==> design/flow/design.v <==
module UART_Tx
(
   input       i_Clock		,
   input       i_Reset		,	 
   input       i_TX_DV		,
   input [7:0] i_TX_Byte	,
   output reg  o_TX_Serial	,
   output      o_TX_Done
 );
  parameter CLKS_PER_BIT =       5;
  parameter IDLE         =  3'b000;
  parameter TX_START_BIT =  3'b001;
  parameter TX_DATA_BITS =  3'b010;
  parameter TX_STOP_BIT  =  3'b011;
  parameter CLEANUP      =  3'b100;
  reg [ 2:0] r_SM_Main     ;
  reg [12:0] r_Clock_Count ;
  reg [ 2:0] r_Bit_Index   ;
  reg [ 7:0] r_TX_Data     ;
  reg        r_TX_Done     ;
  reg        r_TX_Active   ;
  always @(posedge i_Clock)
  begin
    if (i_Reset)
    begin
      r_SM_Main     <= IDLE;
      r_Clock_Count <= 0;
      r_Bit_Index   <= 0;
      r_TX_Data     <= 0;
      r_TX_Done     <= 1'b0;
      r_TX_Active   <= 1'b0;
      o_TX_Serial   <= 1'b1;
    end
    else
    case (r_SM_Main)
      IDLE :
        begin
          o_TX_Serial   <= 1'b1;          
          r_TX_Done     <= 1'b0;
          r_Clock_Count <= 0;
          r_Bit_Index   <= 0;
          if (i_TX_DV)
          begin
            r_TX_Active <= 1'b1;
            r_TX_Data   <= i_TX_Byte;
            r_SM_Main   <= TX_START_BIT;
          end
          else
            r_SM_Main <= IDLE;
        end  
      TX_START_BIT :
        begin
          o_TX_Serial <= 1'b0;
          if (r_Clock_Count < CLKS_PER_BIT-1)
          begin
            r_Clock_Count <= r_Clock_Count + 1;
            r_SM_Main     <= TX_START_BIT;
          end
          else
          begin
            r_Clock_Count <= 0;
            r_SM_Main     <= TX_DATA_BITS;
          end
        end  
      TX_DATA_BITS :
        begin
          o_TX_Serial <= r_TX_Data[r_Bit_Index];
          if (r_Clock_Count < CLKS_PER_BIT-1)
          begin
            r_Clock_Count <= r_Clock_Count + 1;
            r_SM_Main     <= TX_DATA_BITS;
          end
          else
          begin
            r_Clock_Count <= 0;
            if (r_Bit_Index < 7)
            begin
              r_Bit_Index <= r_Bit_Index + 1;
              r_SM_Main   <= TX_DATA_BITS;
            end
            else
            begin
              r_Bit_Index <= 0;
              r_SM_Main   <= TX_STOP_BIT;
            end
          end
        end  
      TX_STOP_BIT :
        begin
          o_TX_Serial <= 1'b1;
          if (r_Clock_Count < CLKS_PER_BIT-1)
          begin
            r_Clock_Count <= r_Clock_Count + 1;
            r_SM_Main     <= TX_STOP_BIT;
          end
          else
          begin
            r_TX_Done     <= 1'b1;
            r_Clock_Count <= 0;
            r_SM_Main     <= CLEANUP;
            r_TX_Active   <= 1'b0;
          end
        end  
      CLEANUP :
        begin
          r_TX_Done <= 1'b1;
          r_SM_Main <= IDLE;
        end
      default :
        r_SM_Main <= IDLE;
    endcase
  end
  assign o_TX_Done   = r_TX_Done;
endmodule
module hcsr04
(
	input  					clk			,
	input  					rst			,	 
	input  					echoPin		,	 
	output reg 				trigPin		,	 
	output wire [11:0]	o_distance	, 	 
	output reg 				M_end				 
);
localparam [11:0] TRIG_LEN    = 12'd5;      
localparam [11:0] PERIOD      = 12'd3000;   
localparam [11:0] COUNTER_1CM = 12'd4;      
reg [11:0] 	counter			 ;  
reg [11:0]	echoHighCounter ;  
reg [11:0]  distance;
reg [11:0]  cnt_n;
reg [11:0]  dist_n;
reg         mend_n;
always@(posedge clk)
begin
	if (rst)
	begin
		counter         <= 0;
		echoHighCounter <= 0;
		distance        <= 0;
		M_end           <= 0;
		trigPin         <= 0;
	end
	else
	begin
		cnt_n  = counter + 1;
		dist_n = distance;
		mend_n = M_end;
		if(cnt_n <= TRIG_LEN)
			trigPin <= 1;
		else
			trigPin <= 0;
		if(echoPin)
			echoHighCounter <= echoHighCounter + 1;
		else
		begin
			if(echoHighCounter!=0)
			begin
				dist_n = echoHighCounter;
				echoHighCounter <= 0;
				if(dist_n >= 5*COUNTER_1CM && dist_n <= 180*COUNTER_1CM) mend_n = 1;
				else mend_n = 0;
			end
		end
		if(cnt_n == PERIOD)
		begin
			cnt_n  = 0;
			mend_n = 0;
		end
		counter  <= cnt_n;
		distance <= dist_n;
		M_end    <= mend_n;
	end
end
assign o_distance = distance;
endmodule
module PWM_generator
(
	input 					clk	,
	input 					rst	,	 
	input  		[27:0] 	duty	,	 
	output reg 	[ 3:0] 	IN			 
);
reg [12:0] counter;
reg [12:0] cnt_n;
always@(posedge clk)
begin
	if (rst)
	begin
		counter <= 0;
		IN      <= 4'b0000;
	end
	else
	begin
		cnt_n = counter + 1;
		if(cnt_n <= 62*duty[6:0])
			IN[0] <= 1;
		else
			IN[0] <= 0;
		if(cnt_n <= 62*duty[13:7])
			IN[1] <= 1;
		else
			IN[1] <= 0;
		if(cnt_n <= 62*duty[20:14])
			IN[2] <= 1;
		else
			IN[2] <= 0;
		if(cnt_n <= 62*duty[27:21])
			IN[3] <= 1;
		else
			IN[3] <= 0;
		if(cnt_n == 6200)
			counter <= 0;
		else
			counter <= cnt_n;
	end
end
endmodule
module algoritamKretanja
(
	input 				clk,
	input 				rst,		 
	input 		 [11:0] USR,		 
	input 		 [11:0]	USL,		 
	input 		 [11:0]	USM,		 
	input 				endR,		 
	input 				endL,		 
	input 				endM,		 
	output 	reg			TxEnable,	 
	output 	reg [ 7:0] 	TxData,		 
	output 	reg [27:0]	duty,		 
	output 	reg led,
	output 	reg buzzer
);
localparam [16:0] IDLE_WAIT     = 17'd50000;    
localparam [16:0] SENDINIT_WAIT = 17'd105;      
localparam [ 6:0] SENDINIT_MSG2 = 7'd100;       
localparam [ 6:0] SENDINIT_END  = 7'd101;
localparam [16:0] WAIT_LEFT     = 17'd3001;     
localparam [11:0] SEND_PERIOD   = 12'd3000;     
localparam [16:0] straight      = 17'd70500;    
localparam [16:0] turningTime   = 17'd55000;    
localparam [16:0] pause         = 17'd50000;    
localparam [16:0] turnTime      = 17'd80000;    
localparam [16:0] END_BLINK     = 17'd25000;    
localparam [ 5:0] numberOfMeasures = 6'd32;     
localparam        SHIFT         = 2;            
reg [16:0] 	statesCounter 	 ;	 
reg [11:0] 	counterSending 	 ;	 
reg [ 6:0] 	countSendingINIT ;	 
reg [16:0]  countSendingTurns;	 
reg [ 7:0] distanceL ;
reg [ 7:0] distanceD ;
reg [ 7:0] distanceS ;
reg [ 7:0]  initS	 ;		 
reg 		initEnd	 ;		 
reg [ 5:0]  NMeasures;		 
reg [13:0]	sum		 ;		 
reg [ 2:0] 	STATE;
parameter IDLE 				= 3'b000;
parameter INIT 				= 3'b001;
parameter sendingINIT 		= 3'b010;
parameter STRAIGHT 			= 3'b011;
parameter turningRIGHT 		= 3'b100;
parameter turningLEFT		= 3'b101;
parameter TURN 				= 3'b110;
parameter END 				= 3'b111;
parameter initialization 	= 3'd1;
parameter turnedRight 		= 3'd2;
parameter turnedLeft 		= 3'd3;
parameter turned 			= 3'd4;
reg [7:0] turns;	 
reg [7:0] turning;	 
reg [2:0] index;	 
wire rightBigger;
wire leftBigger;
wire centralSmaller9;
wire centralBigger43;
assign rightBigger = distanceD > 21;
assign leftBigger = distanceL > 21;
assign centralBigger43 = distanceS > 43;
assign centralSmaller9 = distanceS <= 9;
reg endR_q, endL_q, endM_q;
reg [ 5:0] nm_n;
reg [ 7:0] ds_n;
reg [13:0] sum_n;
always@(posedge clk)
begin
	if (rst)
	begin
		endR_q    <= 0;
		endL_q    <= 0;
		endM_q    <= 0;
		distanceD <= 0;
		distanceL <= 0;
		distanceS <= 0;
		NMeasures <= 0;
		sum       <= 0;
		initS     <= 0;
		initEnd   <= 0;
	end
	else
	begin
		endR_q <= endR;
		endL_q <= endL;
		endM_q <= endM;
		if (endR && !endR_q)
			distanceD <= USR >> SHIFT;
		if (endL && !endL_q)
			distanceL <= USL >> SHIFT;
		if (endM && !endM_q)
		begin
			if(STATE == INIT)
			begin
				nm_n  = NMeasures + 1;
				ds_n  = USM >> SHIFT;
				sum_n = sum + ds_n;
				NMeasures <= nm_n;
				distanceS <= ds_n;
				sum       <= sum_n;
				if(nm_n == numberOfMeasures)
				begin
					initS   <= sum_n >> 5;	 
					initEnd <= 1;
				end
			end
			else
			begin
				sum       <= 0;
				NMeasures <= 0;
				distanceS <= USM >> SHIFT;
				initEnd   <= 0;
			end
		end
	end
end
reg [16:0] sc_n;
reg [ 2:0] idx_n;
reg [ 7:0] turns_n;
reg [ 7:0] turning_n;
always@(posedge clk)
begin
	if (rst)
	begin
		STATE         <= IDLE;
		duty          <= 28'd0;
		statesCounter <= 0;
		index         <= 0;
		turns         <= 0;
		turning       <= 0;
		led           <= 0;
		buzzer        <= 0;
	end
	else
	begin
		sc_n      = statesCounter;
		idx_n     = index;
		turns_n   = turns;
		turning_n = turning;
		case(STATE)
			IDLE:
			begin
				sc_n = statesCounter + 1;
				duty <= {7'd0, 7'd0, 7'd0, 7'd0};
				if(sc_n == IDLE_WAIT)
				begin
					STATE <= INIT;
					sc_n  = 0;
				end
			end
			INIT:
			begin
				duty <= {7'd0, 7'd0, 7'd0, 7'd0};
				if(initEnd) STATE <= sendingINIT;
			end
			sendingINIT:
			begin
				duty <= {7'd0, 7'd0, 7'd0, 7'd0};
				sc_n = statesCounter + 1;
				if(statesCounter == SENDINIT_WAIT)
				begin
					STATE <= STRAIGHT;
					sc_n  = 0;
				end
			end
			STRAIGHT:
			begin
				if(turning[index]==0)
				begin
					if(!leftBigger && !rightBigger && !centralSmaller9) followLeft;
					else if(leftBigger && centralBigger43 && distanceD > 11 && !rightBigger) STATE <= END;
					else if(leftBigger || rightBigger)
					begin
						if(centralBigger43)		 
						begin
							idx_n = index + 1;
							turning_n[idx_n] = 0;
							turns_n[idx_n] = leftBigger ? 1'b0 : 1'b1;
						end
						STATE <= leftBigger ? turningLEFT : turningRIGHT;
					end
					else if(!leftBigger && !rightBigger && centralSmaller9)
						STATE <= TURN;
				end
				else	 
				begin
					case({rightBigger, leftBigger, centralBigger43})
						3'b110:
						begin
							idx_n = index - 1;
							if(turns[index] == 1)
								STATE <= turningRIGHT;
							else
								STATE <= turningLEFT;
						end
						3'b100: STATE <= turningRIGHT;
						3'b010:
						begin
							sc_n = statesCounter + 1;
							if(sc_n == WAIT_LEFT)
							begin
								STATE <= turningLEFT;
								sc_n  = 0;
							end
						end
						3'b000:
						begin
							if(centralSmaller9) STATE <= TURN;
						end
						3'b101, 3'b001: followLeft;
						3'b011: followRight;
						default: ;
					endcase
				end
			end
			turningLEFT:
			begin
				sc_n = statesCounter + 1;
				if(statesCounter <= straight)
					duty <= {7'd60, 7'd60, 7'd0, 7'd0};
				else if(statesCounter > straight && statesCounter < straight + turningTime)
					duty <= {7'd80, 7'd0, 7'd0, 7'd0};
				else if (statesCounter == straight + turningTime)
				begin
					sc_n  = 0;
					STATE <= IDLE;
					duty  <= {7'd0, 7'd0, 7'd0, 7'd0};
				end
			end
			turningRIGHT:
			begin
				sc_n = statesCounter + 1;
				if(statesCounter <= straight)
					duty <= {7'd60, 7'd60, 7'd0, 7'd0};
				else if(statesCounter > straight && statesCounter < straight + turningTime)
					duty <= {7'd0, 7'd80, 7'd0, 7'd0};
				else if (statesCounter == straight + turningTime)
				begin
					sc_n  = 0;
					STATE <= IDLE;
					duty  <= {7'd0, 7'd0, 7'd0, 7'd0};
				end
			end
			TURN:
			begin
				sc_n = statesCounter + 1;
				if(statesCounter <= pause)
					duty <= {7'd0, 7'd0, 7'd0, 7'd0};
				else if(statesCounter > pause && statesCounter < pause + turnTime)
					duty <= {7'd0, 7'd65, 7'd75, 7'd0};
				else if (statesCounter == pause + turnTime)
				begin
					sc_n  = 0;
					STATE <= IDLE;
					turning_n[index] = 1;
				end
			end
			END:
			begin
				duty <= {7'd0, 7'd0, 7'd0, 7'd0};
				sc_n = statesCounter + 1;
				if(statesCounter == END_BLINK)
				begin
					led    <= !led;
					buzzer <= !buzzer;
					sc_n   = 0;
				end
			end
			default:
				STATE <= IDLE;
		endcase
		statesCounter <= sc_n;
		index         <= idx_n;
		turns         <= turns_n;
		turning       <= turning_n;
	end
end
task followLeft;
	begin
		if(distanceL == 11)	  duty <= {7'd55, 7'd55, 7'd0, 7'd0};
		if(distanceL < 11) 	  duty <= {7'd55, 7'd65, 7'd0, 7'd0};
		else if(distanceL > 11) duty <= {7'd65, 7'd55, 7'd0, 7'd0};
	end
endtask
task followRight;
	begin
		if(distanceD == 11)	  duty <= {7'd55, 7'd55, 7'd0, 7'd0};
		if(distanceD < 11) 	  duty <= {7'd65, 7'd55, 7'd0, 7'd0};
		else if(distanceD > 11) duty <= {7'd55, 7'd65, 7'd0, 7'd0};
	end
endtask
reg [ 6:0] csi_n;
reg [16:0] cst_n;
always@(posedge clk)
begin
	if (rst)
	begin
		TxEnable          <= 0;
		TxData            <= 0;
		counterSending    <= 0;
		countSendingINIT  <= 0;
		countSendingTurns <= 0;
	end
	else
	case(STATE)
		sendingINIT:
		begin
			csi_n = countSendingINIT + 1;
			countSendingINIT <= csi_n;
			if(csi_n == 1)
			begin
				TxData 	<= initialization;
				TxEnable <= 1;
			end
			else if(csi_n == SENDINIT_MSG2)
			begin
				TxData 	<= initS;
				TxEnable <= 1;
			end
			else if(csi_n == SENDINIT_END)
			begin
				TxEnable 		 <= 0;
				counterSending	 <= 0;
			end
			else TxEnable <= 0;
		end
		STRAIGHT:
		begin
			countSendingTurns <= 0;
			if(counterSending == SEND_PERIOD)
			begin
				TxData 			 <= distanceS;
				TxEnable 		 <= 1;
				counterSending	 <= 0;
				countSendingINIT <= 0;
			end
			else
			begin
				counterSending <= counterSending + 1;
				TxEnable <= 0;
			end
		end
		turningLEFT, turningRIGHT:
		begin
			cst_n = countSendingTurns + 1;
			countSendingTurns <= cst_n;
			if(cst_n <= straight)	 
			begin
				if(counterSending == SEND_PERIOD)
				begin
					TxData 			<= distanceS;
					TxEnable 		<= 1;
					counterSending	<= 0;
				end
				else
				begin
					counterSending <= counterSending + 1;
					TxEnable <= 0;
				end
			end
			else
			begin
				if(TxData != ((STATE == turningLEFT) ? turnedLeft : turnedRight))	 
				begin
					TxData 	<= (STATE == turningLEFT) ? turnedLeft : turnedRight;
					TxEnable <= 1;
				end
				else TxEnable <= 0;
			end
		end
		TURN:
		begin
			if(TxData != turned)
			begin
				TxData 	<= turned;
				TxEnable <= 1;
			end
			else TxEnable <= 0;
		end
		default: ;
	endcase
end
endmodule
module labyrinth_car
(
	input  		 clk	,
	input  		 rst	,	 
	input  		 echoR,
	input  		 echoL,
	input  		 echoM,
	output 		 trigR,	 
	output 		 trigL,
	output 		 trigM,
	output 		 Tx	,
	output [3:0] motors_PWM,
	output 		 led,
	output 		 buzzer
);
wire [ 7:0] dataTransmit;
wire 			TxEnable 	;
wire [11:0] distanceR	;
wire [11:0] distanceL	;
wire [11:0] distanceM	;
wire 			endR 			;
wire 			endL			;
wire 			endM			;
wire [27:0]	duty			;
UART_Tx UART_Transmitter(
	.i_Clock(clk)        	,
	.i_Reset(rst)        	,
	.i_TX_DV(TxEnable)     	,
	.i_TX_Byte(dataTransmit),
	.o_TX_Serial(Tx) 		,
	.o_TX_Done()
);
algoritamKretanja AK
(
	.clk(clk)		,
	.rst(rst)		,
	.USR(distanceR),
	.USL(distanceL),
	.USM(distanceM),
	.endR(endR)		,
	.endL(endL)		,
	.endM(endM)		,
	.TxEnable(TxEnable)	,
	.TxData(dataTransmit),
	.duty(duty),
	.led(led),
	.buzzer(buzzer)
);
hcsr04 UltrasonicR
(
	.clk(clk)		,
	.rst(rst)		,
	.echoPin(echoR),
	.trigPin(trigR),
	.o_distance(distanceR),
	.M_end(endR)
);
hcsr04 UltrasonicL
(
	.clk(clk)		,
	.rst(rst)		,
	.echoPin(echoL),
	.trigPin(trigL),
	.o_distance(distanceL),
	.M_end(endL)
);
hcsr04 UltrasonicM
(
	.clk(clk)		,
	.rst(rst)		,
	.echoPin(echoM),
	.trigPin(trigM),
	.o_distance(distanceM),
	.M_end(endM)
);
PWM_generator PWM
(
	.clk(clk)	,
	.rst(rst)	,
	.duty(duty)	,
	.IN(motors_PWM)
);
endmodule
==> design/flow/run.sh <==
#!/bin/bash
# the make line also repeats each setting of config.mk as NAME=value (left out here)
make -C /OpenROAD-flow-scripts/flow DESIGN_CONFIG=/design/flow/config.mk WORK_HOME=/design/flow/orfs CLKGATE_MAP_FILE= finish
==> design/flow/config.mk <==
export PLATFORM = sky130hd
export DESIGN_NAME = labyrinth_car
export DESIGN_NICKNAME = labyrinth_car
export VERILOG_FILES = /design/flow/design.v
export SDC_FILE = /design/flow/constraint.sdc
export NUM_CORES = 4
export LEC_CHECK = 0
export ABC_AREA = 1
export CAP_MARGIN = 10
export CORE_ASPECT_RATIO = 0.79
export CORE_MARGIN = 10
export CORE_UTILIZATION = 49
export GPL_ROUTABILITY_DRIVEN = 1
export GPL_TIMING_DRIVEN = 0
export HOLD_SLACK_MARGIN = 0.05
export MAX_ROUTING_LAYER = met4
export SLEW_MARGIN = 20
==> design/flow/constraint.sdc <==
create_clock -name core_clock -period 10.0 [get_ports {clk}]
set_input_delay 2.0000 -clock core_clock [delete_from_list [all_inputs] [get_ports {clk}]]
set_output_delay 2.0000 -clock core_clock [all_outputs]
set_load 0.01 [all_outputs]
==> reports/metrics.cfg, run 1 <==
[status]
status=finished clean

[placed_design]
portBuffers=13
gp_congestion=0.928
place_area_um2=21400
dp_hpwl_um=41800

[pwr]
top_power_group=clock
irDropWorstVdd_mv=0.123
p_int_mw=2.18
p_leak_nw=9.85
seqPwrFrac=0.462
p_seq_mw=1.32
comb-power_mw=0.126
clock_net_power_mw=1.41
p_per_area_nw_per_um2=126
p_total_mw=2.85
swShare=0.237
p_clk_frac=0.494
power_frac_comb=0.044
p_switching_mw=0.677

[layout]
fillCellCount=4047
fin_nets=3139
final_area_um2=22700
syn2layout_area_growth_pct=10.1

[min_path]
hold_depth=2
holdPathEnd=UART_Transmitter.r_Clock_Count[8]
hp-start=UART_Transmitter.r_Clock_Count[8]
hold_path_class=reg -> reg

[routing]
routed-via-count=18900
antenna-diode-count=0
maxUsedRoutingLayer=met4
routed_wl_um=55300
drtIter0Drc=1418
dr_wl_met3_um=3800
dr_wl_met2_um=23100
m1WireLength_um=27500
viasPerCell=5.41
avgRoutedWirePerCell_um=15.9
dr.pass1.iters=5
postRouteAntennaNets=0
drc_errors=0

[clock_tree]
ctsHtreeMaxLevel=2
insertion_delay_ns=0.55
cts_tree=built
cts_setup_buffers=0
cts_buffers=37
cts_resized=0
clk_pin_slew_ns=0.06
cts_hold_buf=0
cts_sinks=323
clock_tree.buffer_depth=3
root_buffer=clkbuf_16

[final_timing]
hold_viol=0
relSlewSlack=0.286
period_used_share=0.508
setup_violations=0
setup_tns_ns=0
finalClockSkew_ns=0.0245
grt_setup_unrepaired=no
fmax_mhz=197
drv_slew=0
worstMarginPinSlew_ns=1.07
fin_crit_ns=5.08

[yosys]
top_cell_area_share=0.314
seq_area_frac_synth=0.314
yosys_cells=2859
edf_count=0
synth-xor-area-share=0.0446
yosysWarnings=4
syn_inst=2859
simple_gate_area_frac=0.261
yosysUniqueCellTypes=61
top_cell=nand2_1
ys.flop_type=dfxtp_1
syn_area_um2=20600
top_area_cell=dfxtp_1
yosys_area_um2=20600
synthAoiAreaFrac=0.138
ys_sh_adder=0.156
common_cells=nand2_1 (512), inv_1 (374), nor2_1 (337)
yosys-top-cells-area=dfxtp_1 (31%), ha_1 (10%), nand2_1 (9.3%)
mux_share=0
syn_avg_cell_area_um2=7.21
ys_ff=323
async_flop_share=0
ys_top_logic_family=simple AND/OR/NAND/NOR gates
syn_nets=3087

[worst_setup_path]
path_delay_family=adder cells
endpoint=PWM.IN[1]
reg2reg_to=PWM.IN[1]
crit_buf_inv=4
reg2reg_from=AK.duty[11]
cp-end-kind=flop
critPathArrivalTime_ns=5.53
crit_slowest_cell=fa_1
crit_type=reg -> reg
reg2reg_slack_ns=4.92
path_max_fanout=5
crit_cells=22
crit_required_ns=10.45
startpoint=AK.duty[11]
slowest_delay_ns=0.53
path_cells=inv_1 > fa_1 > inv_1 > fa_1 > inv_1 > fa_1 > inv_1 > ha_1 > a21oi_1 > nand2_1 > a21oi_1 > nor2_1 > o21ai_0 > nand2_1 > nand2_1 > nand2_1 > a21oi_1 > xor2_1 > ha_1 > nand4_1 > or4_1 > a21oi_1
start_kind=flop
r2r_cells=22

[run]
drv_cap=0
warnings=61

[global_route]
overflow=0
first_global_vias=17100
antenna_found_initial=1
grt_usage=0.216
grt_max_degree=14
grt_pass1_wl_um=89400

[floorplanning]
fp_util=0.498
core_um2=41400
dieArea_um2=50700
die_x_um=251
ios=15
dieHeight_um=202
std_cell_rows=66

==> cell type report <==
class / count / area [um^2] / share of cell area
Clock buffer: 57 / 1120 / 0.0495
Tap cell: 544 / 681 / 0.0300
Timing Repair Buffer: 13 / 130 / 0.00574
Buffer: 75 / 324 / 0.0143
Clock inverter: 11 / 143 / 0.00629
Multi-Input combinational cell: 2072 / 12400 / 0.545
Inverter: 389 / 1460 / 0.0645
Sequential cell: 323 / 6470 / 0.285
==> routing by layer <==
metal / track usage / vias to the layer above
li1: - / 9508
met1: 0.309 / 8754
met2: 0.315 / 522
met3: 0.0377 / 67
met4: 0.0425 / 0
met5: - / -
==> through the flow <==
step,utilization,setup WS (ns),cells,hold WS [ns]
floorplan,-,5.55,2859,0.393
global placement,0.518,5.00,3416,0.399
detailed placement,0.518,5.01,3416,0.425
CTS,0.548,4.94,3484,0.440
global route,0.548,4.50,3484,0.461
finish,0.548,4.92,3484,0.438
==> run 2, diff against run 1 <==
- CAP_MARGIN: 10 -> 20
- CELL_PAD_IN_SITES_DETAIL_PLACEMENT: default -> 0
- CORE_ASPECT_RATIO: 0.79 -> default
- CORE_MARGIN: 10 -> 9
- CORE_UTILIZATION: 49 -> 43
- GPL_ROUTABILITY_DRIVEN: 1 -> default
- HOLD_SLACK_MARGIN: 0.05 -> default
- MAX_ROUTING_LAYER: met4 -> default
- PLACE_DENSITY_LB_ADDON: default -> 0.02
- SETUP_SLACK_MARGIN: default -> -0.44
- SLEW_MARGIN: 20 -> 30
- clock period: 10.0 -> 7.33 ns (I/O delays scaled with it)
==> reports/metrics.cfg, run 2 <==
[pwr]
seqPwrFrac=0.444
p_total_mw=4.05
p_int_mw=3.11
swShare=0.233
p_seq_mw=1.80
clock_net_power_mw=2.08
irDropWorstVdd_mv=0.165
top_power_group=clock
p_clk_frac=0.513
comb-power_mw=0.176
p_switching_mw=0.945
p_per_area_nw_per_um2=177
power_frac_comb=0.043
p_leak_nw=9.93

[worst_setup_path]
r2r_cells=22
path_cells=inv_1 > fa_1 > inv_1 > fa_1 > inv_1 > fa_1 > inv_1 > ha_1 > a21oi_1 > nand2_1 > a21oi_1 > nor2_1 > o21ai_0 > nand2_1 > nand2_1 > nand2_1 > a21oi_1 > xor2_1 > ha_1 > nand4_1 > or4_1 > a21oi_1
crit_required_ns=7.81
crit_slowest_cell=fa_1
crit_type=reg -> reg
crit_buf_inv=4
path_max_fanout=5
reg2reg_slack_ns=2.41
reg2reg_from=AK.duty[11]
endpoint=PWM.IN[1]
start_kind=flop
startpoint=AK.duty[11]
critPathArrivalTime_ns=5.40
crit_cells=22
path_delay_family=adder cells
reg2reg_to=PWM.IN[1]
slowest_delay_ns=0.53
cp-end-kind=flop

[layout]
fin_nets=3142
fillCellCount=4764
syn2layout_area_growth_pct=11.1

[run]
drv_cap=0
warnings=61

[placed_design]
gp_congestion=0.909
dp_hpwl_um=43300
portBuffers=13

[global_route]
grt_pass1_wl_um=93000
grt_usage=0.200
grt_max_degree=14
overflow=0
first_global_vias=18000
antenna_found_initial=2

[routing]
routed-via-count=18600
postRouteAntennaNets=0
avgRoutedWirePerCell_um=16.0
antenna-diode-count=0
routed_wl_um=56800
maxUsedRoutingLayer=met4
dr.pass1.iters=5
dr_wl_met2_um=27100
drc_errors=0
m1WireLength_um=26100
drtIter0Drc=1026
viasPerCell=5.23
dr_wl_met3_um=2080

[yosys]
ys_top_logic_family=simple AND/OR/NAND/NOR gates
common_cells=nand2_1 (512), inv_1 (374), nor2_1 (337)
async_flop_share=0
synth-xor-area-share=0.0446
seq_area_frac_synth=0.314
top_cell=nand2_1
ys_sh_adder=0.156
yosys_cells=2859
ys.flop_type=dfxtp_1
synthAoiAreaFrac=0.138
syn_nets=3087
simple_gate_area_frac=0.261
mux_share=0
yosysUniqueCellTypes=61
edf_count=0
ys_ff=323
yosys-top-cells-area=dfxtp_1 (31%), ha_1 (10%), nand2_1 (9.3%)
syn_inst=2859
syn_area_um2=20600
syn_avg_cell_area_um2=7.21
top_cell_area_share=0.314
top_area_cell=dfxtp_1
yosysWarnings=4
yosys_area_um2=20600

[min_path]
hold_depth=2
hp-start=UART_Transmitter.r_SM_Main[1]
hold_path_class=reg -> reg
holdPathEnd=UART_Transmitter.r_SM_Main[0]

[clock_tree]
insertion_delay_ns=0.57
ctsHtreeMaxLevel=2
cts_resized=0
cts_buffers=40
cts_setup_buffers=0
root_buffer=clkbuf_16
cts_hold_buf=0
cts_tree=built
clk_pin_slew_ns=0.06
clock_tree.buffer_depth=3
cts_sinks=323

[floorplanning]
core_um2=47000
fp_util=0.439
dieHeight_um=237
die_x_um=237
ios=15
dieArea_um2=56100
std_cell_rows=79

[final_timing]
fmax_mhz=203
setup_violations=0
hold_viol=0
finalClockSkew_ns=0.0181
drv_slew=0
grt_setup_unrepaired=no
fin_crit_ns=4.92
setup_tns_ns=0
worstMarginPinSlew_ns=0.968
period_used_share=0.671
relSlewSlack=0.355

[status]
status=finished clean

[run 2: stage by stage]
stage	utilization	hold slack (ns)	setup WS (ns)	instance area, um^2	instances
after floorplan	-	0.393	2.88	20600	2859
after global placement	0.458	0.401	2.44	21500	3479
after detailed placement	0.458	0.407	2.33	21500	3479
after CTS	0.487	0.424	2.31	22900	3550
after global routing	0.487	0.461	1.96	22900	3550
final	0.487	0.423	2.41	22900	3550
[run 2: routing by layer]
layer,track usage,vias to the layer above
met2,0.346,332
met1,0.254,8600
met3,0.0245,88
li1,-,9539
met4,0.0652,0
met5,0,-
[run 2: area by class of cell]
type                            count  area [um^2]  area share
Timing Repair Buffer               13          130     0.00569
Multi-Input combinational cell   2072        12400       0.540
Tap cell                          607          759      0.0332
Clock inverter                     13          201     0.00880
Inverter                          389         1460      0.0639
Clock buffer                       58         1190      0.0520
Buffer                             75          327      0.0143
Sequential cell                   323         6470       0.283
==> run 3, diff against run 2 <==
- ABC_AREA: 1 -> default
- CELL_PAD_IN_SITES_DETAIL_PLACEMENT: 0 -> default
- CORE_ASPECT_RATIO: default -> 0.52
- CORE_MARGIN: 9 -> 2
- CORE_UTILIZATION: 43 -> 70
- CTS_CLUSTER_SIZE: default -> 36
- GPL_TIMING_DRIVEN: 0 -> default
- PLACE_DENSITY_LB_ADDON: 0.02 -> default
- SETUP_SLACK_MARGIN: -0.44 -> 1.39
- SLEW_MARGIN: 30 -> 20
- clock period: 7.33 -> 5.61 ns (I/O delays scaled with it)
==> reports/metrics.cfg, run 3 <==
[clock_tree]
cts_buffers=30
cts_sinks=323
cts_hold_buf=0
clk_pin_slew_ns=0.07
cts_tree=built
insertion_delay_ns=0.58
clock_tree.buffer_depth=3
ctsHtreeMaxLevel=1
root_buffer=clkbuf_16

[final_timing]
relSlewSlack=0.251
worstMarginPinSlew_ns=1.11
hold_viol=0
fin_crit_ns=4.68
setup_slack_ns=0.933
fmax_mhz=214
setup_tns_ns=0
grt_setup_unrepaired=yes
period_used_share=0.834
drv_slew=0
finalClockSkew_ns=0.0128
setup_violations=0

[worst_setup_path]
slowest_delay_ns=0.58
reg2reg_from=AK.duty[16]
cp-end-kind=flop
startpoint=AK.duty[16]
crit_slowest_cell=fa_1
path_max_fanout=4
reg2reg_to=PWM.IN[2]
r2r_cells=21
endpoint=PWM.IN[2]
path_delay_family=adder cells
crit_cells=21
critPathArrivalTime_ns=5.17
reg2reg_slack_ns=0.93
start_kind=flop
crit_required_ns=6.11
crit_buf_inv=2
crit_type=reg -> reg
path_cells=fa_1 > inv_2 > fa_1 > inv_2 > fa_1 > ha_4 > a21oi_2 > nor2_2 > nor2_2 > o21bai_1 > a21oi_2 > o21bai_1 > a21oi_1 > xor2_1 > ha_1 > and4_4 > nand4_1 > or3_4 > nand2_2 > a21oi_2 > a211oi_1

[routing]
viasPerCell=6.29
avgRoutedWirePerCell_um=18.3
dr.pass1.iters=8
routed-via-count=17800
drtIter0Drc=1871
routed_wl_um=51800
antenna-diode-count=0
postRouteAntennaNets=0
drc_errors=0

[global_route]
grt_usage=0.334
grt_max_degree=162
grt_pass1_wl_um=84000
antenna_found_initial=0
first_global_vias=16200
overflow=0

[layout]
final_area_um2=22200
syn2layout_area_growth_pct=8.36
fin_nets=2642

[yosys]
yosys_area_um2=20500
top_area_cell=dfxtp_1
yosys-top-cells-area=dfxtp_1 (32%), ha_1 (10%), fa_1 (5.6%)
mux_share=0.0301
top_cell_area_share=0.316
yosys_cells=2453
ys_ff=323
top_cell=dfxtp_1
yosysUniqueCellTypes=98
common_cells=dfxtp_1 (323), nor2_1 (269), nand2_1 (236)
syn_inst=2453
syn_avg_cell_area_um2=8.34
ys_sh_adder=0.157
synth-xor-area-share=0.0569
ys_top_logic_family=simple AND/OR/NAND/NOR gates
simple_gate_area_frac=0.223
syn_nets=2681
ys.flop_type=dfxtp_1
yosysWarnings=4
seq_area_frac_synth=0.316
synthAoiAreaFrac=0.161
async_flop_share=0
syn_area_um2=20500
edf_count=0

[run]
warnings=68
drv_cap=0

[pwr]
clock_net_power_mw=2.19
p_seq_mw=2.33
p_leak_nw=8.88
comb-power_mw=0.192
p_switching_mw=1.06
p_per_area_nw_per_um2=212
p_clk_frac=0.465
p_int_mw=3.65
power_frac_comb=0.041
swShare=0.225
top_power_group=registers
irDropWorstVdd_mv=0.230
seqPwrFrac=0.494

[floorplanning]
std_cell_rows=45
die_x_um=241
core_um2=28900
ios=15
dieArea_um2=30700
fp_util=0.707
dieHeight_um=127

[placed_design]
dp_hpwl_um=37000
place_area_um2=20800
gp_congestion=0.990
portBuffers=14
dp_slack_ns=0.799

[status]
status=finished clean

[min_path]
hp-start=UART_Transmitter.r_SM_Main[1]
holdPathEnd=UART_Transmitter.r_SM_Main[0]
hold_depth=2
hold_path_class=reg -> reg

run 3: cell type report:
class	instances	area, um^2
multi-input cells	1845	13100
well taps	399	499
repair buffers	46	392
fillers	2195	6770
flip-flops and latches	323	6510
clock inverters	12	144
inverters	168	631
clock buffers	42	917
run 3: timing repair:
| action | in CTS | in global routing |
|---|---|---|
| setup buffers | 16 | 4 |
| setup endpoints to repair | 4 | 4 |
| resized | 29 | 23 |
| pin swaps | 36 | 23 |
| cloned | 0 | 0 |
run 3: routing by layer:
| layer | vias to the layer above | routed length, um | track usage |
|---|---|---|---|
| met2 | 812 | 20500 | 0.459 |
| met5 | - | 0 | 0 |
| met4 | 0 | 690 | 0.0570 |
| met3 | 70 | 5490 | 0.0676 |
| met1 | 8418 | 25100 | 0.536 |
| li1 | 8533 | - | - |
run 3: per-stage QoR:
stage / instances / power [mW] / hold slack [ns] / util
floorplan: 2453 / 2.51 / 0.393 / -
global placement: 2760 / 2.56 / 0.405 / 0.719
detailed placement: 2760 / 2.57 / 0.433 / 0.719
CTS: 2830 / 4.72 / 0.451 / 0.762
global route: 2835 / 4.85 / 0.481 / 0.766
finish: 2835 / 4.71 / 0.442 / 0.766
==> run 4, diff against run 3 <==
- ABC_AREA: default -> 1
- CAP_MARGIN: 20 -> 5
- CORE_ASPECT_RATIO: 0.52 -> default
- CORE_UTILIZATION: 70 -> 72
- CTS_CLUSTER_SIZE: 36 -> 91
- PLACE_DENSITY: default -> 0.35
- SETUP_SLACK_MARGIN: 1.39 -> 1.3
- clock period: 5.61 -> 4.43 ns (I/O delays scaled with it)
==> reports/metrics.cfg, run 4 <==
[status]
status=complete, but fails checks
so_faults=negative setup slack

[global_route]
antenna_found_initial=0
grt_pass1_wl_um=85300
grt_usage=0.331
first_global_vias=18700
grt_max_degree=59
overflow=0

[clock_tree]
cts_hold_buf=0
clk_pin_slew_ns=0.06
cts_sinks=323
cts_tree=built
root_buffer=clkbuf_16
ctsHtreeMaxLevel=2
clock_tree.buffer_depth=3
insertion_delay_ns=0.53
cts_buffers=35

[worst_setup_path]
reg2reg_slack_ns=-0.21
cp-end-kind=flop
start_kind=flop
critPathMostFrequentCell=nand2_1
reg2reg_from=AK.duty[15]
crit_slowest_cell=fa_1
slowest_delay_ns=0.56
reg2reg_to=PWM.IN[2]
crit_cells=22
endpoint=PWM.IN[2]
critPathArrivalTime_ns=5.08
startpoint=AK.duty[15]
path_cells=fa_1 > inv_1 > fa_1 > inv_2 > fa_1 > ha_4 > a21o_1 > nand3_1 > nand2_1 > a21oi_2 > nor2_1 > o21ai_1 > nand2_1 > buf_4 > buf_4 > xnor2_1 > ha_1 > nand2_1 > o21ai_1 > a21oi_1 > nand2_1 > a21oi_1
crit_buf_inv=4
crit_type=reg -> reg
r2r_cells=22
path_max_fanout=4
path_delay_family=adder cells
crit_required_ns=4.87

[pwr]
power_frac_comb=0.043
p_clk_frac=0.476
p_int_mw=4.75
swShare=0.230
irDropWorstVdd_mv=0.332
comb-power_mw=0.263
p_leak_nw=9.93
p_total_mw=6.17
top_power_group=registers
seqPwrFrac=0.482
p_seq_mw=2.97
clock_net_power_mw=2.93
p_switching_mw=1.42
p_per_area_nw_per_um2=270

[final_timing]
period_used_share=1.05
fmax_mhz=216
setup_slack_ns=-0.206
hold_viol=0
setup_violations=1
finalClockSkew_ns=0.0260
fin_crit_ns=4.64
grt_setup_unrepaired=yes
drv_slew=0
worstMarginPinSlew_ns=0.899
relSlewSlack=0.396

[yosys]
yosys-top-cells-area=dfxtp_1 (31%), ha_1 (10%), nand2_1 (9.3%)
edf_count=0
syn_area_um2=20600
ys.flop_type=dfxtp_1
syn_inst=2859
yosys_area_um2=20600
top_cell_area_share=0.314
syn_avg_cell_area_um2=7.21
mux_share=0
common_cells=nand2_1 (512), inv_1 (374), nor2_1 (337)
syn_nets=3087
ys_sh_adder=0.156
ys_ff=323
async_flop_share=0
seq_area_frac_synth=0.314
top_area_cell=dfxtp_1
simple_gate_area_frac=0.261
ys_top_logic_family=simple AND/OR/NAND/NOR gates
yosys_cells=2859
synthAoiAreaFrac=0.138
yosysUniqueCellTypes=61
top_cell=nand2_1
yosysWarnings=4
synth-xor-area-share=0.0446

[routing]
routed-via-count=19500
drc_errors=0
routed_wl_um=51300
viasPerCell=5.91
avgRoutedWirePerCell_um=15.6
antenna-diode-count=0
dr.pass1.iters=8
postRouteAntennaNets=0
drtIter0Drc=1665

[run]
drv_cap=0
warnings=66

[placed_design]
dp_hpwl_um=35800
dp_slack_ns=-0.126
gp_congestion=0.984
portBuffers=14

[layout]
syn2layout_area_growth_pct=10.7
fillCellCount=1992
fin_nets=3119

[min_path]
hp-start=UART_Transmitter.r_SM_Main[1]
hold_depth=2
holdPathEnd=UART_Transmitter.r_SM_Main[0]
hold_path_class=reg -> reg

[floorplanning]
die_x_um=173
ios=15
std_cell_rows=61
core_um2=28000
fp_util=0.736
dieHeight_um=173
dieArea_um2=30000

[run 4: cell type report]
class	count	area (um^2)	share of cell area
inverters	389	1480	0.0647
well taps	378	473	0.0207
clock inverters	10	144	0.00631
flip-flops and latches	323	6510	0.285
repair buffers	68	543	0.0238
repair inverters	2	10.0	0.000439
multi-input cells	2072	12600	0.554
clock buffers	50	1010	0.0444
[run 4: metal layers]
metal / global-route usage / routed length [um] / up-vias
met5: 0 / 0 / -
met4: 0.102 / 1590 / 0
met3: 0.0462 / 3660 / 165
met2: 0.575 / 24300 / 797
met1: 0.428 / 21700 / 9005
li1: - / - / 9487
[run 4: stage by stage]
| step | instance area (um^2) | cells | util | hold WS [ns] | TNS, ns |
|---|---|---|---|---|---|
| finish | 22800 | 3292 | 0.814 | 0.424 | -0.206 |
| global route | 22800 | 3292 | 0.814 | 0.461 | -0.571 |
| CTS | 22600 | 3274 | 0.806 | 0.428 | 0 |
| detailed placement | 21200 | 3191 | 0.757 | 0.414 | -0.126 |
| global placement | 21200 | 3191 | 0.757 | 0.411 | 0 |
| floorplan | 20800 | 2859 | - | 0.393 | 0 |
[run 4: repair_timing]
item                                    CTS  global route
gates resized                            23            35
gates cloned                              0             2
hold endpoints to repair                  0             0
buffers inserted                         23            16
pin swaps                                45            39
endpoints found under the setup margin   18            51
==> run 5, diff against run 4 <==
- ABC_AREA: 1 -> default
- CAP_MARGIN: 5 -> 20
- CORE_UTILIZATION: 72 -> 66
- CTS_CLUSTER_SIZE: 91 -> default
- PLACE_DENSITY: 0.35 -> default
- SETUP_SLACK_MARGIN: 1.3 -> 1.64
- clock period: 4.43 -> 7.23 ns (I/O delays scaled with it)
==> reports/metrics.cfg, run 5 <==
[routing]
avgRoutedWirePerCell_um=16.3
routed-via-count=17100
antenna-diode-count=0
viasPerCell=6.06
drtIter0Drc=1150
postRouteAntennaNets=0
drc_errors=0
dr.pass1.iters=7
routed_wl_um=46000

[clock_tree]
clk_pin_slew_ns=0.06
cts_hold_buf=0
ctsHtreeMaxLevel=2
insertion_delay_ns=0.54
cts_sinks=323
cts_resized=0
cts_buffers=37
cts_setup_buffers=0
clock_tree.buffer_depth=3
cts_tree=built
root_buffer=clkbuf_16

[pwr]
swShare=0.216
p_int_mw=3.13
top_power_group=clock
clock_net_power_mw=2.05
p_leak_nw=8.88
p_seq_mw=1.81
comb-power_mw=0.141
p_switching_mw=0.865
p_clk_frac=0.512
p_total_mw=4.00
seqPwrFrac=0.453
power_frac_comb=0.035
irDropWorstVdd_mv=0.214
p_per_area_nw_per_um2=182

[floorplanning]
dieArea_um2=32400
dieHeight_um=180
ios=15
fp_util=0.669
die_x_um=180
core_um2=30600
std_cell_rows=64

[yosys]
edf_count=0
yosys_cells=2453
yosys_area_um2=20500
common_cells=dfxtp_1 (323), nor2_1 (269), nand2_1 (236)
seq_area_frac_synth=0.316
ys.flop_type=dfxtp_1
simple_gate_area_frac=0.223
synthAoiAreaFrac=0.161
top_cell=dfxtp_1
syn_nets=2681
top_cell_area_share=0.316
yosysWarnings=4
syn_inst=2453
yosysUniqueCellTypes=98
synth-xor-area-share=0.0569
ys_sh_adder=0.157
ys_top_logic_family=simple AND/OR/NAND/NOR gates
yosys-top-cells-area=dfxtp_1 (32%), ha_1 (10%), fa_1 (5.6%)
async_flop_share=0
mux_share=0.0301
syn_avg_cell_area_um2=8.34
ys_ff=323
syn_area_um2=20500
top_area_cell=dfxtp_1

[final_timing]
fin_crit_ns=4.97
drv_slew=0
setup_tns_ns=0
finalClockSkew_ns=0.0169
relSlewSlack=0.306
hold_viol=0
worstMarginPinSlew_ns=1.04
setup_violations=0
fmax_mhz=201
period_used_share=0.687
grt_setup_unrepaired=no

[worst_setup_path]
reg2reg_to=PWM.IN[2]
start_kind=flop
crit_buf_inv=5
path_cells=inv_1 > fa_1 > inv_1 > fa_1 > inv_1 > fa_1 > inv_1 > ha_1 > inv_1 > nor2_1 > nor2_1 > o21bai_1 > a21oi_1 > o21bai_1 > a21oi_1 > xor2_1 > ha_1 > and4_1 > nand4_1 > or3_1 > nand2_1 > a21oi_1 > a211oi_1
cp-end-kind=flop
crit_type=reg -> reg
critPathMostFrequentCell=inv_1
startpoint=AK.duty[16]
reg2reg_slack_ns=2.26
slowest_delay_ns=0.53
path_delay_family=adder cells
crit_slowest_cell=fa_1
reg2reg_from=AK.duty[16]
r2r_cells=23
crit_required_ns=7.67
path_max_fanout=5
crit_cells=23
endpoint=PWM.IN[2]
critPathArrivalTime_ns=5.41

[layout]
fin_cells=2821
syn2layout_area_growth_pct=7.66
flop_area_um2=6470
logic_area_um2=12900
fin_nets=2626
fillCellCount=2435

[global_route]
overflow=0
grt_max_degree=180
grt_usage=0.280
antenna_found_initial=0
grt_pass1_wl_um=77800
first_global_vias=16200

[min_path]
hp-start=UART_Transmitter.r_SM_Main[1]
holdPathEnd=UART_Transmitter.r_SM_Main[0]
hold_path_class=reg -> reg
hold_depth=2

[status]
status=finished clean

[run]
drv_cap=0
warnings=65

[placed_design]
placedCellCount=2755
dp_hpwl_um=32700
gp_congestion=0.931
portBuffers=14

[run 5: final cells by class]
cell class,instances,share of cell area
clock buffers,48,0.0462
multi-input cells,1845,0.585
clock inverters,18,0.0143
repair buffers,23,0.0101
inverters,168,0.0286
well taps,396,0.0225
flip-flops and latches,323,0.294
[run 5: through the flow]
stage                     area, um^2  utilization  worst slack (ns)  hold WS (ns)
after detailed placement       20700        0.676              2.29         0.426
after floorplan                20500            -              2.64         0.393
after global routing           22000        0.720              1.91         0.467
final                          22000        0.720              2.26         0.425
after CTS                      22000        0.720              2.26         0.434
after global placement         20700        0.676              2.46         0.410
[run 5: layer usage]
layer	vias up	part of all wire	track usage	routed length, um
met5	-	0	0	0
met1	8097	0.46	0.374	21100
met4	0	0.026	0.0871	1210
met3	88	0.052	0.0445	2370
met2	407	0.46	0.469	21300
li1	8513	-	-	-
==> run 6, diff against run 5 <==
- ABC_AREA: default -> 1
- CORE_UTILIZATION: 66 -> 72
- CTS_CLUSTER_SIZE: default -> 93
- PLACE_DENSITY: default -> 0.35
- SETUP_SLACK_MARGIN: 1.64 -> -0.01
- clock period: 7.23 -> 4.0 ns (I/O delays scaled with it)
==> reports/metrics.cfg, run 6 <==
[yosys]
common_cells=nand2_1 (512), inv_1 (374), nor2_1 (337)
top_cell=nand2_1
mux_share=0
yosys_cells=2859
ys.flop_type=dfxtp_1
ys_sh_adder=0.156
syn_nets=3087
yosys_area_um2=20600
top_area_cell=dfxtp_1
seq_area_frac_synth=0.314
syn_inst=2859
yosys-top-cells-area=dfxtp_1 (31%), ha_1 (10%), nand2_1 (9.3%)
top_cell_area_share=0.314
simple_gate_area_frac=0.261
syn_avg_cell_area_um2=7.21
syn_area_um2=20600
ys_ff=323
ys_top_logic_family=simple AND/OR/NAND/NOR gates
synth-xor-area-share=0.0446
yosysWarnings=4
yosysUniqueCellTypes=61
synthAoiAreaFrac=0.138
async_flop_share=0
edf_count=0

[layout]
fin_cells=3327
syn2layout_area_growth_pct=11.7
fin_util=0.821
fin_nets=3153
final_area_um2=23000
fillCellCount=1874

[placed_design]
dp_hpwl_um=36900
dp_slack_ns=-0.418
gp_congestion=0.960
place_area_um2=21700
portBuffers=14
placedCellCount=3256

[min_path]
holdPathEnd=UART_Transmitter.r_SM_Main[0]
hp-start=UART_Transmitter.r_SM_Main[1]
hold_depth=2
hold_path_class=reg -> reg

[floorplanning]
dieHeight_um=173
core_um2=28000
dieArea_um2=30000
ios=15
fp_util=0.736
die_x_um=173
std_cell_rows=61

[status]
status=complete, but fails checks
so_faults=negative setup slack

[global_route]
gr-usage-met3=0.0411
grt_pass1_wl_um=87700
overflow=0
antenna_found_initial=0
grtUsageMet1=0.431
busiest_layer=met2
first_global_vias=19000
grt_max_degree=155
met2_usage=0.599
grt_usage=0.343

[final_timing]
fmax_mhz=224
setup_violations=4
drv_slew=0
grt_setup_unrepaired=yes
hold_viol=0
setup_slack_ns=-0.468
hold_slack_ns=0.414
setup_tns_ns=-1.12
worstMarginPinSlew_ns=0.999
relSlewSlack=0.330
finalClockSkew_ns=0.0238
period_used_share=1.12
fin_crit_ns=4.47

[worst_setup_path]
path_cells=fa_1 > inv_2 > fa_1 > inv_2 > fa_1 > ha_4 > a21o_1 > nand3_1 > nand2_1 > a21oi_2 > nor2_1 > o21ai_1 > nand2_1 > nand2_1 > nand2_1 > a21oi_2 > xor2_1 > ha_1 > nand4_1 > or4_1 > a21oi_2
path_delay_family=adder cells
cp-end-kind=flop
startpoint=AK.duty[9]
endpoint=PWM.IN[1]
start_kind=flop
crit_required_ns=4.45
crit_slowest_cell=fa_1
r2r_cells=21
critPathMostFrequentCell=nand2_1
path_max_fanout=3
crit_type=reg -> reg
crit_cells=21
reg2reg_from=AK.duty[9]
reg2reg_slack_ns=-0.47
reg2reg_to=PWM.IN[1]
critPathArrivalTime_ns=4.91
slowest_delay_ns=0.58
crit_buf_inv=2

[pwr]
power_frac_comb=0.043
top_power_group=registers
p_total_mw=6.84
p_clk_frac=0.476
irDropWorstVdd_mv=0.397
swShare=0.227
p_per_area_nw_per_um2=297
p_leak_nw=10.1
p_switching_mw=1.55
p_int_mw=5.29
clock_net_power_mw=3.26
comb-power_mw=0.291
seqPwrFrac=0.481
p_seq_mw=3.29

[routing]
dr.pass1.iters=10
avgRoutedWirePerCell_um=15.6
postRouteAntennaNets=0
viasPerCell=5.84
antenna-diode-count=0
routed_wl_um=51900
drtIter0Drc=1677
drc_errors=0
routed-via-count=19400

[clock_tree]
clk_pin_slew_ns=0.06
insertion_delay_ns=0.53
root_buffer=clkbuf_16
cts_buffers=36
ctsHtreeMaxLevel=2
cts_sinks=323
cts_tree=built
clock_tree.buffer_depth=3

[run]
drv_cap=0
warnings=68

## run 6: timing repair
item,CTS,global route
hold buffers,0,0
gates resized,28,12
pin swaps,35,13
buffers inserted,8,1
endpoints found under the setup margin,4,4
## run 6: metal layers
layer | share of wire | vias up
met5 | 0 | -
met4 | 0.036 | 0
met3 | 0.061 | 168
met2 | 0.48 | 723
met1 | 0.42 | 9001
li1 | - | 9533
## run 6: final cells by class
class / count / area [um^2] / share of cell area
clock buffer: 49 / 1030 / 0.0448
clock inverter: 13 / 136 / 0.00593
inverter: 389 / 1460 / 0.0636
multi-input combinational: 2072 / 12600 / 0.547
sequential: 323 / 6490 / 0.282
tap: 378 / 473 / 0.0206
timing repair buffer: 103 / 831 / 0.0361
==> run 7, diff against run 6 <==
- ABC_AREA: 1 -> default
- CORE_UTILIZATION: 72 -> 62
- CTS_CLUSTER_SIZE: 93 -> default
- PLACE_DENSITY: 0.35 -> default
- SETUP_SLACK_MARGIN: -0.01 -> default
- clock period: 4.0 -> 9.61 ns (I/O delays scaled with it)
==> reports/metrics.cfg, run 7 <==
[pwr]
seqPwrFrac=0.469
p_leak_nw=8.84
swShare=0.224
irDropWorstVdd_mv=0.169
power_frac_comb=0.038
p_total_mw=2.90
p_int_mw=2.25
p_clk_frac=0.493
p_seq_mw=1.36
p_per_area_nw_per_um2=132
clock_net_power_mw=1.43
p_switching_mw=0.650
top_power_group=clock
comb-power_mw=0.109

[yosys]
top_cell_area_share=0.316
mux_share=0.0301
ys_ff=323
async_flop_share=0
synth-xor-area-share=0.0569
top_cell=dfxtp_1
syn_inst=2453
ys_top_logic_family=simple AND/OR/NAND/NOR gates
common_cells=dfxtp_1 (323), nor2_1 (269), nand2_1 (236)
simple_gate_area_frac=0.223
yosys_area_um2=20500
yosys_cells=2453
syn_area_um2=20500
syn_avg_cell_area_um2=8.34
seq_area_frac_synth=0.316
top_area_cell=dfxtp_1
synthAoiAreaFrac=0.161
yosysUniqueCellTypes=98
ys_sh_adder=0.157
yosysWarnings=4
yosys-top-cells-area=dfxtp_1 (32%), ha_1 (10%), fa_1 (5.6%)
edf_count=0
syn_nets=2681
ys.flop_type=dfxtp_1

[floorplanning]
fp_util=0.629
dieArea_um2=34500
std_cell_rows=66
ios=15
dieHeight_um=186
core_um2=32500
die_x_um=186

[final_timing]
grt_setup_unrepaired=no
period_used_share=0.516
setup_tns_ns=0
setup_slack_ns=4.65
relSlewSlack=0.311
hold_viol=0
setup_violations=0
finalClockSkew_ns=0.0156
drv_slew=0
fmax_mhz=202
fin_crit_ns=4.96
worstMarginPinSlew_ns=1.02

[worst_setup_path]
reg2reg_to=PWM.IN[0]
reg2reg_from=AK.duty[2]
path_cells=fa_1 > fa_1 > inv_1 > fa_1 > inv_1 > ha_1 > nor2b_1 > o21ai_0 > a21oi_1 > o21ai_0 > nand2b_1 > a21o_1 > a21oi_1 > xor2_1 > ha_1 > and4_1 > nand4_1 > or3_1 > nand2_1 > a21oi_1 > a211oi_1
crit_slowest_cell=fa_1
start_kind=flop
crit_cells=21
slowest_delay_ns=0.56
critPathArrivalTime_ns=5.41
startpoint=AK.duty[2]
crit_buf_inv=2
crit_required_ns=10.06
cp-end-kind=flop
path_delay_family=adder cells
endpoint=PWM.IN[0]
crit_type=reg -> reg
path_max_fanout=5
r2r_cells=21
reg2reg_slack_ns=4.65

[global_route]
first_global_vias=15900
grt_usage=0.272
grt_max_degree=72
grt_pass1_wl_um=77500
overflow=0
antenna_found_initial=0

[clock_tree]
clock_tree.buffer_depth=3
ctsHtreeMaxLevel=2
clk_pin_slew_ns=0.06
cts_buffers=38
cts_sinks=323
root_buffer=clkbuf_16
cts_tree=built
cts_setup_buffers=0
cts_resized=0
insertion_delay_ns=0.54
cts_hold_buf=0

[layout]
final_area_um2=22000
syn2layout_area_growth_pct=7.51
fillCellCount=2855
fin_nets=2630
fin_cells=2871

[routing]
antenna-diode-count=0
viasPerCell=5.93
routed_wl_um=46500
drc_errors=0
routed-via-count=17000
dr.pass1.iters=5
avgRoutedWirePerCell_um=16.2
postRouteAntennaNets=0
drtIter0Drc=1047

[min_path]
holdPathEnd=UART_Transmitter.r_SM_Main[0]
hold_path_class=reg -> reg
hp-start=UART_Transmitter.r_SM_Main[1]
hold_depth=2

[placed_design]
dp_slack_ns=4.67
gp_congestion=0.898
dp_hpwl_um=33200
portBuffers=14
place_area_um2=20800
placedCellCount=2804

[run]
warnings=63
drv_cap=0

[status]
status=finished clean

## run 7: final cells by class
| cell class | instances | area (um^2) | share of cell area |
|---|---|---|---|
| multi-input cells | 1845 | 12900 | 0.585 |
| flip-flops and latches | 323 | 6470 | 0.294 |
| clock buffers | 54 | 1070 | 0.0488 |
| inverters | 168 | 631 | 0.0287 |
| well taps | 442 | 553 | 0.0251 |
| repair buffers | 26 | 231 | 0.0105 |
| clock inverters | 13 | 164 | 0.00745 |
## run 7: per-stage QoR
stage,utilization,hold slack [ns]
4_1_cts,0.676,0.439
2_1_floorplan,-,0.393
3_3_place_gp,0.638,0.414
5_1_grt,0.676,0.468
3_5_place_dp,0.638,0.425
6_report,0.676,0.435
## run 7: per-layer routing
layer	vias to the layer above	GRT usage	share of wire
met5	-	0	0
met4	0	0.0567	0.015
met1	8082	0.377	0.47
met2	375	0.452	0.46
met3	58	0.0378	0.049
li1	8504	-	-
==> run 8, diff against run 7 <==
- CORE_UTILIZATION: 62 -> 40
- SETUP_SLACK_MARGIN: default -> 1.16
- clock period: 9.61 -> 5.06 ns (I/O delays scaled with it)
==> reports/metrics.cfg, run 8 <==
[status]
status=finished clean

[clock_tree]
clk_pin_slew_ns=0.06
cts_hold_buf=0
cts_buffers=40
cts_tree=built
root_buffer=clkbuf_16
ctsHtreeMaxLevel=2
clock_tree.buffer_depth=3
insertion_delay_ns=0.56
cts_sinks=323

[yosys]
edf_count=0
async_flop_share=0
synth-xor-area-share=0.0569
ys_top_logic_family=simple AND/OR/NAND/NOR gates
top_cell_area_share=0.316
yosysWarnings=4
mux_share=0.0301
syn_nets=2681
syn_avg_cell_area_um2=8.34
common_cells=dfxtp_1 (323), nor2_1 (269), nand2_1 (236)
yosysUniqueCellTypes=98
ys.flop_type=dfxtp_1
yosys-top-cells-area=dfxtp_1 (32%), ha_1 (10%), fa_1 (5.6%)
top_area_cell=dfxtp_1
syn_area_um2=20500
synthAoiAreaFrac=0.161
yosys_cells=2453
seq_area_frac_synth=0.316
yosys_area_um2=20500
top_cell=dfxtp_1
syn_inst=2453
ys_ff=323
ys_sh_adder=0.157
simple_gate_area_frac=0.223

[run]
drv_cap=0
warnings=66

[worst_setup_path]
endpoint=PWM.IN[0]
reg2reg_from=AK.duty[2]
reg2reg_slack_ns=0.42
critPathArrivalTime_ns=5.10
critPathMostFrequentCell=fa_1
crit_buf_inv=2
cp-end-kind=flop
path_delay_family=adder cells
path_cells=fa_1 > fa_1 > inv_2 > fa_1 > inv_1 > ha_4 > nor2b_1 > o21ai_1 > a21oi_1 > o21ai_1 > nand2b_1 > a21o_1 > a21oi_2 > xor2_1 > ha_1 > and4_4 > nand4_1 > or3_1 > nand2_1 > a21oi_1 > a211oi_1
crit_type=reg -> reg
start_kind=flop
r2r_cells=21
startpoint=AK.duty[2]
slowest_delay_ns=0.55
crit_required_ns=5.52
path_max_fanout=4
reg2reg_to=PWM.IN[0]
crit_slowest_cell=fa_1
crit_cells=21

[routing]
viasPerCell=5.43
avgRoutedWirePerCell_um=15.3
antenna-diode-count=0
drtIter0Drc=1041
routed-via-count=17100
routed_wl_um=48100
postRouteAntennaNets=0
dr.pass1.iters=5
drc_errors=0

[floorplanning]
ios=15
die_x_um=230
fp_util=0.407
core_um2=50300
dieArea_um2=53000
dieHeight_um=230
std_cell_rows=82

[final_timing]
worstMarginPinSlew_ns=0.943
grt_setup_unrepaired=yes
hold_viol=0
drv_slew=0
setup_tns_ns=0
fin_crit_ns=4.64
relSlewSlack=0.370
period_used_share=0.916
fmax_mhz=216
finalClockSkew_ns=0.0215
setup_violations=0

[pwr]
top_power_group=clock
p_per_area_nw_per_um2=257
power_frac_comb=0.035
p_int_mw=4.60
p_switching_mw=1.29
comb-power_mw=0.207
clock_net_power_mw=3.10
p_leak_nw=9.12
irDropWorstVdd_mv=0.220
p_seq_mw=2.58
p_clk_frac=0.527
seqPwrFrac=0.438
swShare=0.219

[global_route]
overflow=0
grt_max_degree=125
grt_usage=0.180
first_global_vias=16400
grt_pass1_wl_um=81000
antenna_found_initial=0

[placed_design]
portBuffers=14
place_area_um2=21200
gp_congestion=0.858
dp_hpwl_um=34000

[min_path]
hp-start=UART_Transmitter.r_SM_Main[1]
hold_path_class=reg -> reg
hold_depth=2
holdPathEnd=UART_Transmitter.r_SM_Main[0]

[layout]
final_area_um2=22900
syn2layout_area_growth_pct=12.1
fin_util=0.456
fin_nets=2662

## run 8: timing repair
action	4_1_cts	5_1_grt
gates resized	21	17
pin swaps	55	30
setup buffers	26	3
endpoints found under the setup margin	4	4
## run 8: layout make-up
type / instances / area [um^2]
clock buffer: 56 / 1160
clock inverter: 18 / 285
fill: 4920 / 27300
inverter: 168 / 631
multi-input combinational: 1845 / 13000
sequential: 323 / 6500
tap: 672 / 841
timing repair buffer: 56 / 473
## run 8: metal layers
| layer | wire length [um] | vias up | global-route usage |
|---|---|---|---|
| li1 | - | 8583 | - |
| met1 | 23100 | 8063 | 0.248 |
| met2 | 21800 | 324 | 0.291 |
| met3 | 2170 | 80 | 0.0264 |
| met4 | 1000 | 0 | 0.0508 |
| met5 | 0 | - | 0 |
## run 8: metrics by stage
stage | worst slack [ns] | instances | power [mW] | hold slack (ns)
2_1_floorplan | 0.679 | 2453 | 2.78 | 0.393
3_3_place_gp | 0.509 | 3035 | 2.84 | 0.411
3_5_place_dp | 0.349 | 3035 | 2.85 | 0.415
4_1_cts | 0.438 | 3135 | 5.98 | 0.430
5_1_grt | 0.237 | 3138 | 6.10 | 0.465
6_report | 0.423 | 3138 | 5.89 | 0.425
==> run 9, diff against run 8 <==
- ABC_AREA: default -> 1
- CELL_PAD_IN_SITES_GLOBAL_PLACEMENT: default -> 1
- CORE_ASPECT_RATIO: default -> 0.64
- CORE_UTILIZATION: 40 -> 50
- CTS_CLUSTER_SIZE: default -> 73
- MIN_ROUTING_LAYER: default -> met1
- PLACE_DENSITY_LB_ADDON: default -> 0.21
- SETUP_SLACK_MARGIN: 1.16 -> -0.36
- SLEW_MARGIN: 20 -> 35
- clock period: 5.06 -> 8.31 ns (I/O delays scaled with it)
==> reports/metrics.cfg, run 9 <==
[final_timing]
hold_slack_ns=0.429
setup_tns_ns=0
relSlewSlack=0.406
worstMarginPinSlew_ns=0.891
hold_viol=0
period_used_share=0.578
fmax_mhz=208
fin_crit_ns=4.80
drv_slew=0
setup_slack_ns=3.51
grt_setup_unrepaired=no
setup_violations=0
finalClockSkew_ns=0.0147

[clock_tree]
ctsHtreeMaxLevel=2
cts_sinks=323
root_buffer=clkbuf_16
insertion_delay_ns=0.54
cts_tree=built
cts_buffers=34
cts_resized=0
cts_setup_buffers=0
clock_tree.buffer_depth=3
clk_pin_slew_ns=0.07
cts_hold_buf=0

[yosys]
ys_top_logic_family=simple AND/OR/NAND/NOR gates
ys.flop_type=dfxtp_1
common_cells=nand2_1 (512), inv_1 (374), nor2_1 (337)
simple_gate_area_frac=0.261
yosys-top-cells-area=dfxtp_1 (31%), ha_1 (10%), nand2_1 (9.3%)
seq_area_frac_synth=0.314
yosys_area_um2=20600
yosysUniqueCellTypes=61
syn_inst=2859
top_cell=nand2_1
mux_share=0
edf_count=0
syn_area_um2=20600
yosysWarnings=4
async_flop_share=0
ys_sh_adder=0.156
ys_ff=323
top_cell_area_share=0.314
synthAoiAreaFrac=0.138
top_area_cell=dfxtp_1
syn_nets=3087
yosys_cells=2859
syn_avg_cell_area_um2=7.21
synth-xor-area-share=0.0446

[layout]
fin_util=0.550
flop_area_um2=6470
logic_area_um2=12400
fillCellCount=3954
syn2layout_area_growth_pct=8.47
fin_nets=3068

[worst_setup_path]
endpoint=PWM.IN[1]
path_cells=inv_1 > fa_1 > inv_1 > fa_1 > inv_1 > fa_1 > inv_1 > ha_1 > a21oi_1 > nand2_1 > a21oi_1 > nor2_1 > o21ai_0 > nand2_1 > nand2_1 > nand2_1 > a21oi_1 > xor2_1 > ha_1 > nand4_1 > or4_1 > a21oi_1
path_max_fanout=5
cp-end-kind=flop
crit_cells=22
reg2reg_to=PWM.IN[1]
reg2reg_slack_ns=3.51
critPathArrivalTime_ns=5.27
path_delay_family=adder cells
start_kind=flop
crit_slowest_cell=fa_1
reg2reg_from=AK.duty[11]
crit_type=reg -> reg
crit_required_ns=8.78
startpoint=AK.duty[11]
r2r_cells=22
slowest_delay_ns=0.52
crit_buf_inv=4

[global_route]
antenna_found_initial=0
overflow=0
first_global_vias=16900
grt_max_degree=100
grt_pass1_wl_um=85000
grt_usage=0.237

[pwr]
clock_net_power_mw=1.64
p_switching_mw=0.789
p_leak_nw=9.69
p_per_area_nw_per_um2=151
p_seq_mw=1.59
seqPwrFrac=0.471
power_frac_comb=0.041
p_clk_frac=0.488
top_power_group=clock
swShare=0.235
p_int_mw=2.58
comb-power_mw=0.137
irDropWorstVdd_mv=0.141

[run]
warnings=61
drv_cap=0

[floorplanning]
std_cell_rows=59
core_um2=40600
die_x_um=258
dieHeight_um=166
dieArea_um2=42900
ios=15
fp_util=0.507

[min_path]
hold_depth=2
hold_path_class=reg -> reg
hp-start=UART_Transmitter.r_SM_Main[1]
holdPathEnd=UART_Transmitter.r_SM_Main[0]

[placed_design]
dp_hpwl_um=37700
gp_congestion=0.950
dp_slack_ns=3.56
portBuffers=14

[routing]
viasPerCell=5.40
drc_errors=0
avgRoutedWirePerCell_um=14.9
routed_wl_um=50800
dr.pass1.iters=6
antenna-diode-count=0
postRouteAntennaNets=0
drtIter0Drc=1682
routed-via-count=18400

[status]
status=finished clean

-- run 9: stage by stage --
stage / cells / cell area [um^2] / power [mW]
2_1_floorplan: 2859 / 20600 / 1.71
3_3_place_gp: 3353 / 21200 / 1.75
3_5_place_dp: 3353 / 21200 / 1.76
4_1_cts: 3414 / 22300 / 3.40
5_1_grt: 3414 / 22300 / 3.49
6_report: 3414 / 22300 / 3.36
-- run 9: final cells by class --
type / count / area share
Timing Repair Buffer: 20 / 0.00834
Tap cell: 549 / 0.0307
Multi-Input combinational cell: 2072 / 0.553
Clock buffer: 48 / 0.0440
Sequential cell: 323 / 0.289
Clock inverter: 13 / 0.00907
Inverter: 389 / 0.0656
-- run 9: per-layer routing --
metal | wire, um | global-route usage | vias to the layer above
li1 | - | - | 9381
met1 | 27500 | 0.384 | 8511
met2 | 19500 | 0.324 | 483
met3 | 3230 | 0.0356 | 51
met4 | 605 | 0.0450 | 0
met5 | 0 | 0 | -
Power and IR drop assume default switching activity.
